## v53
// TOP_BRIDGE
module TOP_BRIDGE(
   input Hclk, Hresetn,
                     input [1:0]       Htrans,
                     input [31:0]       Haddr,
                     input [31:0]       Hwdata,
                     input [1:0]       Hburst,
                     input             Hwrite,
                     input             Hsel,
                     input             Pready,
                     input [31:0]      Prdata,
                     output Psel,
                     output [31:0] Paddr,
                     output [31:0] Pdata,
                     output [31:0] rdata_temp,
                     output Pwrite,
                     output Penable
    );
                    wire [31:0]  Haddr_temp;
                    wire [31:0]  Hwdata_temp;
                    wire         valid;
                    wire         Hwrite_temp;
                    wire [31:0]  data_temp;
                    wire [32:0]  addr_temp;
                    wire         transfer;
                    wire         full;
                    wire         Hready;
                    assign Hready = !full;
                    AHB_MASTER AS (
                      .Hclk(Hclk),
                      .Hresetn(Hresetn),
                      .Htrans(Htrans),
                      .Haddr(Haddr),
                      .Hwdata(Hwdata),
                      .Hburst(Hburst),
                      .Hwrite(Hwrite), 
                      .Hsel(Hsel), 
                      .Hready(Hready),
                      .Haddr_temp(Haddr_temp),
                      .Hwdata_temp(Hwdata_temp),
                      .valid(valid),
                      .Hwrite_temp(Hwrite_temp)
                    );  
                    FIFO_CONTROL FC (
                      .Hclk(Hclk), 
                      .Hresetn(Hresetn),
                      .Haddr_temp(Haddr_temp),
                      .Hwdata_temp(Hwdata_temp),
                      .valid(valid),
  ...
Size: roughly 1400 flip-flops, ~56000 um2 of cells after synthesis.
clock: 2.75 ns
lec_check: 0
abc_area: 1
cap_margin: 20
core_margin: 2
core_utilization: 71
cts_cluster_diameter: 155
gpl_timing_driven: 1
setup_slack_margin: -0.27
slew_margin: 20
run.sh (not shown) runs the stock make flow with config.mk's settings and CLKGATE_MAP_FILE=.
The layout from v53, despite a flow that completed every stage, fails the layout checks, with the failing checks listed as setup timing.
Relative to v53, the following input files were edited for v10:
Settings: changing CTS_CLUSTER_DIAMETER from 155 to 370; changing ABC_AREA from 1 to 0; removing SETUP_SLACK_MARGIN (formerly -0.27); changing CORE_UTILIZATION from 71 to 70; setting CTS_CLUSTER_SIZE to 20 for the first time; changing the clock period (ns, I/O delays scaled along) from 2.75 to 2.85.
[summary]
- Every stage of v10 finished as expected; the final checks, on the other hand, flagged setup timing, which means the layout fails.
- Diff v53 -> v10: finished layout cell area now sits lower, setup TNS went down, utilization decreased by 4.1 points relative to the old numbers, post-detailed-placement half-perimeter wirelength now smaller.
- Per the comparison of v10 with v53, via count of the first global-routing pass down 9431; average size of a mapped cell up about 50%.
## Diff of input files: v18 against v10
Settings: changing CORE_UTILIZATION from 70 to 66; changing CTS_CLUSTER_DIAMETER from 370 to 155; setting HOLD_SLACK_MARGIN to 0.29 for the first time; setting SETUP_SLACK_MARGIN to -0.26 for the first time; changing ABC_AREA from 0 to 1; removing CTS_CLUSTER_SIZE (formerly 20); changing the clock period (ns, I/O delays scaled along) from 2.85 to 2.61.
Notes after the runs:
In the reports for v10 and v18, the smaller count of clock-net buffers in the final layout belongs to v10.
Completing all stages was not enough for v18: its layout failed the final checks because of setup timing.
v10 completed end to end; final checks failed (setup timing).
Diff v10 -> v18: worst setup slack picked up an extra 0.38 ns; number of rows in the core area saw an increase.
Diff v10..v18 | remaining global-route overflow | unchanged
Final core utilization: higher on v10
Going from v10 to v18, the clock network power was found to have gone up by about 60%.
Chip area from the yosys synthesis statistics (lower): v10
Changes observed in v18 relative to v10: cell count rose by 43%; combinational share of power shows an increase of 1.5 points.
| area overhead of the layout relative to synthesis | lower: v10 |
Inputs modified between v18 and v2:
Settings: putting PLACE_DENSITY at 0.6 where nothing was set; swapping 66 for 40 in CORE_UTILIZATION; clearing ABC_AREA, which used to be 1; clearing CTS_CLUSTER_DIAMETER, which used to be 155; clearing SETUP_SLACK_MARGIN, which used to be -0.26; clearing HOLD_SLACK_MARGIN, which used to be 0.29; clearing GPL_TIMING_DRIVEN, which used to be 1; swapping 2.61 for 3.51 in the clock period (ns, I/O delays scaled along).
==> comparison <==
Area share of and/or/nand/nor cells after synthesis, v18 and v2: lower on v2. Clock insertion delay at the later pin of the skew report for v2: 0.04 ns up relative to v18. Delta (v2 minus v18): number of hold buffers added after cts lower; total design power lower. Between v18 and v2, combinational group share of total power decreased. Of v18 and v2, the run reporting the lower number of antenna violations at the first check in global routing was v2. Lower worst hold margin goes to v18 over v2. Relative to v18, the post-cts repair resize count measured on v2 has decreased by more than a quarter. v2 ran to completion and came out clean on the timing, DRC and antenna checks.

---

## run A
Starting RTL as in the previous note.
Settings: LEC_CHECK=0, ABC_AREA=1, CAP_MARGIN=20, CELL_PAD_IN_SITES_GLOBAL_PLACEMENT=3, CORE_ASPECT_RATIO=1.02, CORE_MARGIN=4, CORE_UTILIZATION=68, CTS_CLUSTER_DIAMETER=85, GPL_ROUTABILITY_DRIVEN=0, HOLD_SLACK_MARGIN=-0.1, MIN_ROUTING_LAYER=met2, PLACE_DENSITY_LB_ADDON=0.29, SETUP_SLACK_MARGIN=0.17, SLEW_MARGIN=15; clock period 5.0 ns.
Run A did not finish; a tool error ended it in global placement without I/O.
### run A -> run B
Settings: a deleted SETUP_SLACK_MARGIN that had been 0.17; a deleted CORE_ASPECT_RATIO that had been 1.02; a deleted MIN_ROUTING_LAYER that had been met2; an added PLACE_DENSITY of 0.6; a deleted ABC_AREA that had been 1; a deleted PLACE_DENSITY_LB_ADDON that had been 0.29; a deleted CTS_CLUSTER_DIAMETER that had been 85; a change of CORE_UTILIZATION from 68 to 52; a change of SLEW_MARGIN from 15 to 20; a deleted HOLD_SLACK_MARGIN that had been -0.1; a deleted GPL_ROUTABILITY_DRIVEN that had been 0; a deleted CELL_PAD_IN_SITES_GLOBAL_PLACEMENT that had been 3; a change of CORE_MARGIN from 4 to 2; a change of the clock period (ns, I/O delays scaled along) from 5.0 to 4.61.
Findings:
Run B completed every stage of the flow, and the final layout passed the timing, DRC and antenna checks.
Reported for run A and run B, flip-flop and latch count after synthesis turned out identical to the last digit.
From run A to run B the numbers moved as follows: synthesized area moved down; die boundary height moved up; share of the synthesized netlist area taken by xor and xnor gates moved up.
Compared run B vs run A, and sequential cell area fraction in the yosys report is up in run B.
Here is what was changed in the inputs of run C compared with run B.
Settings: CORE_UTILIZATION: 52 -> 66; the clock period (ns, I/O delays scaled along): 4.61 -> 6.22.
--- outcome ---
NOTE: core area in run C falls short of that of run B. Run B ended up with Haddr[4] as its source of the critical timing path; run C ended up with Haddr[3]. Run C against run B; worst IR drop on VDD is up by more than 10%. Against run B as the reference, run C delivers a higher combined global-route utilization of all metal layers. Going from run B to run C, sequential share of layout area moved up; pre-CTS setup slack moved up; design area moved down; final cell utilization of the core moved up.
Inputs modified between run C and run D:
Settings: an added CELL_PAD_IN_SITES_DETAIL_PLACEMENT of 1; a change of CORE_MARGIN from 2 to 8; a change of CORE_UTILIZATION from 66 to 40; a change of the clock period (ns, I/O delays scaled along) from 6.22 to 3.1.
No crash in run D: every stage finished, but the layout fails its final checks due to setup timing.
What run D reported for total routed wire length on the met1 layer has to be multiplied by 0.812 to get the figure for run C.
Worst setup slack: run D and run C compared, lower one is run D
Relative to run C, die size has gone up in run D.
Total power after layout (run C / run D): 0.48
No activity file was given, so power comes from the tool's default toggle rates.
